// cpu
module cpu (clk, rst, imem_addr, imem_data, test, test1);
	input clk, rst;
	output [6:0]imem_addr;
	input  [31:0]imem_data;
	output  [31:0]test;
	output [31:0]test1;
wire	 [31:0] inst;
wire   [31:0]ctrl, ctrl0, ctrl1, ctrl2;
wire   [20:0]controle;
wire	 [31:0]resultado;
wire   [31:0]data_out2;
wire   [31:0]pc;
wire	 [4:0]addr1, addr2, addr_in;
wire	 [31:0]out1, out2, out3;
wire	 [31:0]in;
wire	 rw;
wire	 [15:0]offset;
wire	 [31:0]offset32;
wire   sel1;
wire	 [31:0] imm;
wire   [31:0] data_out1;
wire	 [31:0]address_0;
wire	 [31:0] data_in;
wire	 [31:0]outrg1, outrg2;
wire	 [31:0] M, B, D, D1;
	assign imem_addr = pc[6:0];
	assign data_out2 = imem_data;
	PC PC(
		.rst(rst),
		.clk(clk),
		.pc(pc)
	);
ffD FF1(
		.rst(rst),
		.clk(clk),
		.Din(data_out2),
		.Dout(inst)
);
	registerFile RegisterFile(
		.addr1(inst[25:21]),
		.addr2(inst[20:16]),
		.out1(outrg1),
		.out2(outrg2),
		.addr_in(ctrl2[4:0]), 
		.in(out2),
		.rst(rst),
		.clk(clk)
	);
	control Controlador(
		.instruction(inst),
		.ctrl(controle)
	);
	extend Extend(
		.offset(inst[15:0]),
		.offset32(offset32)
	);
	ffD FF2(
		.rst(rst),
		.clk(clk),
		.Din(offset32),
		.Dout(imm)
		);
	ffD CONTROLE_0(
		.rst(rst),
		.clk(clk),
  ...
Size in the first run: about 8,400 cells after synthesis, ~1,200 flip-flops, roughly 110 I/O pins, ~0.061 mm² of cells after synthesis.
make LEC_CHECK=0 ABC_AREA=1 CAP_MARGIN=20 CORE_ASPECT_RATIO=0.83 CORE_MARGIN=2 CORE_UTILIZATION=72 CTS_CLUSTER_DIAMETER=27 CTS_CLUSTER_SIZE=14 PLACE_DENSITY_LB_ADDON=0.2 SETUP_SLACK_MARGIN=1.03 SLEW_MARGIN=20 finish   # period 4.06 ns
run.sh (not shown) runs the stock make flow with config.mk's settings and CLKGATE_MAP_FILE=.
The starting point ended with an error in global routing with GRT-0232.
Rerun with:
ABC_AREA = not set   (was 1)
CORE_ASPECT_RATIO = not set   (was 0.83)
CORE_UTILIZATION = 69   (was 72)
CTS_CLUSTER_DIAMETER = not set   (was 27)
CTS_CLUSTER_SIZE = 99   (was 14)
PLACE_DENSITY = 0.36   (was not set)
PLACE_DENSITY_LB_ADDON = not set   (was 0.2)
SETUP_SLACK_MARGIN = not set   (was 1.03)
clock period = 4.95 ns   (was 4.06 ns; I/O delays follow)
- Now the flow ran to the end with no violations
- synthesized area went down by 9.8%
- die area shrinks by 5.9%
- synthesized cell count came out lower by 37%
Rerun with:
CORE_UTILIZATION = 72   (was 69)
CTS_CLUSTER_SIZE = 14   (was 99)
PLACE_DENSITY = not set   (was 0.36)
PLACE_DENSITY_LB_ADDON = 0.2   (was not set)
SETUP_SLACK_MARGIN = 1.03   (was not set)
clock period = 4.06 ns   (was 4.95 ns; I/O delays follow)
Result: The changed run finished with setup timing left. Clock-buffer cell count goes down by 7. Combinational power climbs by well over a third. Via count went up by roughly a tenth. Non-clock buffer count grows by 218. Wire length rises by about a fifth. Global-route usage is higher by 6.4 points. Cell area rose by a few percent. Hold slack degrades by 0.029 ns. Power went up by a quarter to a third. Core utilization rose by 8.0 points.
Rerun with:
CORE_UTILIZATION = 51   (was 72)
CTS_CLUSTER_SIZE = not set   (was 14)
PLACE_DENSITY_LB_ADDON = not set   (was 0.2)
SETUP_SLACK_MARGIN = not set   (was 1.03)
clock period = 5.3 ns   (was 4.06 ns; I/O delays follow)
=>
- With this change the flow finished with timing, DRC and antenna clean
- utilization drops by 28 points
- die area is higher by 41%
- flip-flop count stays the same
- global-route usage came out lower by 14 points
- hold slack improves by 0.032 ns
- total power drops by 24%
- non-clock buffer count went down by 218
- register-to-register slack improves by 0.82 ns
- clock power came out lower by 22%
- synthesized area is unchanged
Power is estimated from default activity; no workload was simulated.
